==> v12: inputs <==
## interpolation
module interpolation (
    input           clk,
    input           RST,
    input           START,
    input   [5:0]   H0,
    input   [5:0]   V0,
    input   [3:0]   SW,
    input   [3:0]   SH,
    output          REN,
    input   [7:0]   R_DATA,
    output  [11:0]  ADDR,
    output  [7:0]   O_DATA,
    output          O_VALID
);
reg [5:0] reg_H0, reg_H0_next;
reg [5:0] reg_V0, reg_V0_next;
reg [3:0] reg_SW, reg_SW_next;
reg [3:0] reg_SH, reg_SH_next;
reg [11:0] reg_ADDR, reg_ADDR_next;
reg        output_valid, output_valid_next;  
reg        done, done_next;  
assign ADDR = reg_ADDR;
assign REN = 1'b0;
assign O_VALID = output_valid;
reg [9:0] width_sum, width_sum_next;
reg [9:0] height_sum, height_sum_next;
wire [5:0] X_lower, X_upper, Y_lower, Y_upper;
reg [5:0] last_y_row, last_y_row_next;  
reg x_divide, y_divide, x_divide_next, y_divide_next;
assign X_lower = width_sum[9:4];
assign X_upper = x_divide_next ? width_sum[9:4] : width_sum[9:4] + 1;
assign Y_lower = height_sum[9:4];
assign Y_upper = y_divide_next ? height_sum[9:4] : height_sum[9:4] + 1;
wire [5:0] next_X_lower, next_X_upper, next_Y_lower, next_Y_upper;
assign next_X_lower = width_sum_next[9:4];
assign next_X_upper = (width_sum_next[3:0] == 0) ? width_sum_next[9:4] : width_sum_next[9:4] + 1;
assign next_Y_lower = height_sum_next[9:4];
assign next_Y_upper = (height_sum_next[3:0] == 0) ? height_sum_next[9:4] : height_sum_next[9:4] + 1;
  ...
Settings: LEC_CHECK=0, ABC_AREA=1, CAP_MARGIN=20, CORE_MARGIN=2, CORE_UTILIZATION=71, CTS_CLUSTER_DIAMETER=332, CTS_CLUSTER_SIZE=60, MAX_ROUTING_LAYER=met4, PLACE_DENSITY=0.4, SETUP_SLACK_MARGIN=3.71, SLEW_MARGIN=20, TNS_END_PERCENT=45; clock period 19.2 ns.
run.sh (not shown) runs the stock make flow with config.mk's settings and CLKGATE_MAP_FILE=.
==> inputs of v38, as changes to v12 <==
==> flow/config.mk (replaced) <==
export PLATFORM = sky130hd
export DESIGN_NAME = interpolation
export DESIGN_NICKNAME = interpolation
export VERILOG_FILES = /design/flow/design.v
export SDC_FILE = /design/flow/constraint.sdc
export NUM_CORES = 4
export LEC_CHECK = 0
export CAP_MARGIN = 20
export CORE_MARGIN = 2
export CORE_UTILIZATION = 60
export CTS_CLUSTER_DIAMETER = 306
export CTS_CLUSTER_SIZE = 97
export SLEW_MARGIN = 20
==> flow/constraint.sdc (replaced) <==
create_clock -name core_clock -period 25.0 [get_ports {clk}]
set_input_delay 5.0000 -clock core_clock [delete_from_list [all_inputs] [get_ports {clk}]]
set_output_delay 5.0000 -clock core_clock [all_outputs]
set_load 0.01 [all_outputs]
==> results_dict.tcl <==
# metrics dict for downstream scripts
set metrics [dict create \
    failed_checks "setup timing" \
    status "failed layout checks" \
    simple_gate_share_pct 21.5 \
    cp.depth 41 \
    setup_viol 8 \
    fin_ws_ns -2.88 \
    track_usage_pct 36.2 \
]
(the above is from v12)
==> results_dict.tcl <==
# metrics dict for downstream scripts
set metrics [dict create \
    setup_viol 7 \
    cp.depth 34 \
    status "failed layout checks" \
    cp-start-kind "flip-flop" \
    track_usage_pct 26.2 \
    failed_checks "setup timing" \
    fin_ws_ns -0.747 \
    setup-tns-final_ns -3.72 \
    simple_gate_share_pct 17.7 \
]
(the above is from v38)

---

==> run P <==
==> flow/design.v <==
module interpolation (
    input           clk,
    input           RST,
    input           START,
    input   [5:0]   H0,
    input   [5:0]   V0,
    input   [3:0]   SW,
    input   [3:0]   SH,
    output          REN,
    input   [7:0]   R_DATA,
    output  [11:0]  ADDR,
    output  [7:0]   O_DATA,
    output          O_VALID
);
reg [5:0] reg_H0, reg_H0_next;
reg [5:0] reg_V0, reg_V0_next;
reg [3:0] reg_SW, reg_SW_next;
reg [3:0] reg_SH, reg_SH_next;
reg [11:0] reg_ADDR, reg_ADDR_next;
reg        output_valid, output_valid_next;  
reg        done, done_next;  
assign ADDR = reg_ADDR;
assign REN = 1'b0;
assign O_VALID = output_valid;
reg [9:0] width_sum, width_sum_next;
reg [9:0] height_sum, height_sum_next;
wire [5:0] X_lower, X_upper, Y_lower, Y_upper;
reg [5:0] last_y_row, last_y_row_next;  
reg x_divide, y_divide, x_divide_next, y_divide_next;
assign X_lower = width_sum[9:4];
assign X_upper = x_divide_next ? width_sum[9:4] : width_sum[9:4] + 1;
assign Y_lower = height_sum[9:4];
assign Y_upper = y_divide_next ? height_sum[9:4] : height_sum[9:4] + 1;
wire [5:0] next_X_lower, next_X_upper, next_Y_lower, next_Y_upper;
assign next_X_lower = width_sum_next[9:4];
assign next_X_upper = (width_sum_next[3:0] == 0) ? width_sum_next[9:4] : width_sum_next[9:4] + 1;
assign next_Y_lower = height_sum_next[9:4];
assign next_Y_upper = (height_sum_next[3:0] == 0) ? height_sum_next[9:4] : height_sum_next[9:4] + 1;
reg [3:0] x_ratio, x_ratio_next;  
reg [3:0] y_ratio, y_ratio_next;  
wire [7:0] left_margin, right_margin;
reg [7:0] data_y_lower [0:1];
reg [7:0] data_y_lower_next [0:1];
reg [7:0] data_y_upper [0:1];
reg [7:0] data_y_upper_next [0:1];
reg [4:0] count_cycle, count_cycle_next;
reg [1:0] pre_pre_state, pre_state, state, state_next;
wire pre_pre_state_is_11, pre_pre_state_is_10, pre_pre_state_is_01, pre_pre_state_is_00;
assign pre_pre_state_is_11 = pre_pre_state[1] & pre_pre_state[1];
assign pre_pre_state_is_00 = ~pre_pre_state[1] & ~pre_pre_state[0];
wire [5:0] x_ADDR, y_ADDR;
assign x_ADDR = state[1] ? X_upper : X_lower;
assign y_ADDR = state[0] ? Y_upper : Y_lower;
    Cal_Interpolation cal_inter_left (
        .DATA_1(data_y_lower[0]),
        .DATA_2(data_y_upper[0]),
        .ratio(y_ratio),
        .Out_DATA(left_margin)
    );
    Cal_Interpolation cal_inter_right (
        .DATA_1(data_y_lower[1]),
        .DATA_2(data_y_upper[1]),
        .ratio(y_ratio),
        .Out_DATA(right_margin)
    );
    Cal_Interpolation cal_inter (
        .DATA_1(left_margin),
        .DATA_2(right_margin),
        .ratio(x_ratio),
        .Out_DATA(O_DATA)
    );
always @(*)begin
    count_cycle_next = count_cycle;
    case(state)
        2'b00: begin
            if(y_divide_next | x_divide_next) begin
                state_next = 2'b11;
            end
            else begin
                state_next = 2'b01;
            end
        end
        2'b01: begin
            state_next = 2'b10;
        end
        2'b10: begin
            state_next = 2'b11;
        end
        2'b11: begin
            count_cycle_next = (count_cycle == 5'd16) ? 0 : count_cycle + 1;
            if(X_lower == next_X_lower && Y_upper == next_Y_upper) begin
                state_next = (X_upper == next_X_upper) ? 2'b11 : 2'b01;
            end
            else if(X_upper == next_X_lower) begin
                state_next = 2'b10;
            end
            else begin
                state_next = 2'b00;
            end
        end
    endcase
end
always @(*)begin
    reg_ADDR_next[5:0] = x_ADDR + reg_H0;
    reg_ADDR_next[11:6] = y_ADDR + reg_V0;
    output_valid_next = pre_state[1] & pre_state[0];
end
always @(*)begin
    case(pre_state)
        2'b00: begin
            data_y_lower_next[0] = R_DATA;
            data_y_lower_next[1] = x_divide ? R_DATA : data_y_lower[1];
            data_y_upper_next[0] = y_divide ? R_DATA : data_y_upper[0];
            data_y_upper_next[1] = data_y_upper[1];
        end
        2'b01: begin
            data_y_upper_next[0] = R_DATA;
            data_y_lower_next[0] = data_y_lower[0];
            data_y_lower_next[1] = data_y_lower[1];
            data_y_upper_next[1] = data_y_upper[1];
        end
        2'b10: begin
            data_y_lower_next[1] = R_DATA;
            data_y_lower_next[0] = pre_pre_state_is_11 ? data_y_lower[1] : data_y_lower[0];  
            data_y_upper_next[0] = pre_pre_state_is_11 ? data_y_upper[1] : data_y_upper[0];
            data_y_upper_next[1] = data_y_upper[1];
        end
        2'b11: begin
            data_y_upper_next[1] = R_DATA;
            data_y_lower_next[1] = y_divide ? R_DATA : data_y_lower[1];
            data_y_upper_next[0] = x_divide ? R_DATA : data_y_upper[0];
            data_y_lower_next[0] = y_divide ? data_y_upper[0] :
                                    x_divide ? data_y_lower[1] : data_y_lower[0];
        end
    endcase
end
always @(*)begin
    if(START) begin
        reg_H0_next = H0;
        reg_V0_next = V0;
        reg_SW_next = SW - 1;
        reg_SH_next = SH - 1;
    end
    else begin
        reg_H0_next = reg_H0;
        reg_V0_next = reg_V0;
        reg_SW_next = reg_SW;
        reg_SH_next = reg_SH;
    end
end
always @(*)begin
    if(state == 2'b11) begin
        if(count_cycle == 5'd16) begin
            width_sum_next = 0;
            height_sum_next = height_sum + reg_SH;
        end
        else begin
            width_sum_next = width_sum + reg_SW;
            height_sum_next = height_sum;
        end
    end
    else begin
        width_sum_next = width_sum;
        height_sum_next = height_sum;
    end
    x_divide_next = (width_sum[3:0] == 0);
    y_divide_next = (height_sum[3:0] == 0);
    x_ratio_next = width_sum[3:0];
    y_ratio_next = height_sum[3:0];
    if(height_sum[9:4] == reg_V0_next) begin
        done_next = 0;
    end
    else begin
        done_next = 1;
    end
end
always @(negedge clk) begin
    reg_ADDR <= reg_ADDR_next;
    data_y_lower[0] <= data_y_lower_next[0];
    data_y_lower[1] <= data_y_lower_next[1];
    data_y_upper[0] <= data_y_upper_next[0];
    data_y_upper[1] <= data_y_upper_next[1];
    output_valid <= output_valid_next;
end
always @(posedge clk) begin
    if(RST | START) begin
        width_sum <= 0;
        height_sum <= 0;
        state <= 2'b00;
        pre_state <= 2'b00;
        pre_pre_state <= 2'b00;
        x_divide <= 0;
        y_divide <= 0;
        x_ratio <= 0;
        y_ratio <= 0;
        done <= 1;
        count_cycle <= 0;
    end
    else begin
        width_sum <= width_sum_next;
        height_sum <= height_sum_next;
        state <= state_next;
        pre_state <= state;
        pre_pre_state <= pre_state;
        x_divide <= x_divide_next;
        y_divide <= y_divide_next;
        x_ratio <= x_ratio_next;
        y_ratio <= y_ratio_next;
        done <= done_next;
        count_cycle <= count_cycle_next;
    end
    reg_H0 <= reg_H0_next;
    reg_V0 <= reg_V0_next;
    reg_SW <= reg_SW_next;
    reg_SH <= reg_SH_next;
end
endmodule
module Cal_Interpolation (
    input   [7:0]   DATA_1,
    input   [7:0]   DATA_2,
    input   [3:0]   ratio,
    output  [7:0]   Out_DATA
);
    reg [3:0] flip_ratio;
    wire [7:0] d1_3, d1_2, d1_1, d1_0, d2_3, d2_2, d2_1, d2_0;
    wire [11:0] output_inter;
    assign d1_3 = {8{flip_ratio[3]}} & DATA_1;
    assign d1_2 = {8{flip_ratio[2]}} & DATA_1;
    assign d1_1 = {8{flip_ratio[1]}} & DATA_1;
    assign d1_0 = {8{flip_ratio[0]}} & DATA_1;
    assign d2_3 = {8{ratio[3]}} & DATA_2;
    assign d2_2 = {8{ratio[2]}} & DATA_2;
    assign d2_1 = {8{ratio[1]}} & DATA_2;
    assign d2_0 = {8{ratio[0]}} & DATA_2;
    assign output_inter = {d1_3, 3'b000} + {d1_2, 2'b00} + {d1_1, 1'b0} + d1_0 
                        + {d2_3, 3'b000} + {d2_2, 2'b00} + {d2_1, 1'b0} + d2_0 ;
    assign Out_DATA = (ratio == 4'b0000) ? DATA_1 : output_inter[11:4];
    always @(*)begin
        flip_ratio = ~ratio[3:0] + 1;
    end
endmodule
==> flow/run.sh <==
#!/bin/bash
# the make line also repeats each setting of config.mk as NAME=value (left out here)
make -C /OpenROAD-flow-scripts/flow DESIGN_CONFIG=/design/flow/config.mk WORK_HOME=/design/flow/orfs CLKGATE_MAP_FILE= finish
==> flow/config.mk <==
export PLATFORM = sky130hd
export DESIGN_NAME = interpolation
export DESIGN_NICKNAME = interpolation
export VERILOG_FILES = /design/flow/design.v
export SDC_FILE = /design/flow/constraint.sdc
export NUM_CORES = 4
export LEC_CHECK = 0
export ABC_AREA = 1
export CAP_MARGIN = 20
export CORE_MARGIN = 2
export CORE_UTILIZATION = 72
export PLACE_DENSITY_LB_ADDON = 0.24
export SETUP_SLACK_MARGIN = 0.88
export SLEW_MARGIN = 20
export TNS_END_PERCENT = 35
==> flow/constraint.sdc <==
create_clock -name core_clock -period 15.0 [get_ports {clk}]
set_input_delay 3.0000 -clock core_clock [delete_from_list [all_inputs] [get_ports {clk}]]
set_output_delay 3.0000 -clock core_clock [all_outputs]
set_load 0.01 [all_outputs]
==> run Y (differences from run P) <==
--- a/flow/config.mk
+++ b/flow/config.mk
@@ -10,6 +10,4 @@
 export CORE_MARGIN = 2
-export CORE_UTILIZATION = 72
-export PLACE_DENSITY_LB_ADDON = 0.24
-export SETUP_SLACK_MARGIN = 0.88
+export CORE_UTILIZATION = 59
+export PLACE_DENSITY_LB_ADDON = 0.06
 export SLEW_MARGIN = 20
-export TNS_END_PERCENT = 35
==> flow/constraint.sdc (replaced) <==
create_clock -name core_clock -period 19.1 [get_ports {clk}]
set_input_delay 3.8200 -clock core_clock [delete_from_list [all_inputs] [get_ports {clk}]]
set_output_delay 3.8200 -clock core_clock [all_outputs]
set_load 0.01 [all_outputs]
==> flow_summary_export.csv <==
group,metric,value,unit
run_status,status,"finished with violations",
run_status,so.violations,"negative setup slack",
power_and_ir_drop,p_sw,236.6,uW
setup_path,reg2reg_slack,4.55,ns
setup_path,cp.buffers_inverters,8,
finish,n_all_buffers,142,
final_timing,setup_viol,8,
finish,sh_comb_area,0.5579,
power_and_ir_drop,intPower,502.6,uW
power_and_ir_drop,pwr-share-comb,0.150,
final_timing,fin_ws,-4.083,ns
finish,comb_area,7136,um^2
placed_design,place_inst,1644,
finish,nonClkBufAreaFrac,0.09048,
the above is filed under run P

==> flow_summary_export.csv <==
group,metric,value,unit
run_status,status,"finished with violations",
run_status,so.violations,"negative setup slack",
final_timing,setup_viol,8,
setup_path,cp.buffers_inverters,9,
power_and_ir_drop,p_sw,172.3,uW
setup_path,reg2reg_slack,6.77,ns
finish,nonClkBufAreaFrac,0.09740,
final_timing,fin_ws,-2.656,ns
finish,sh_comb_area,0.5499,
power_and_ir_drop,intPower,404.7,uW
finish,n_all_buffers,154,
the above is filed under run Y

Power and IR drop assume default switching activity.
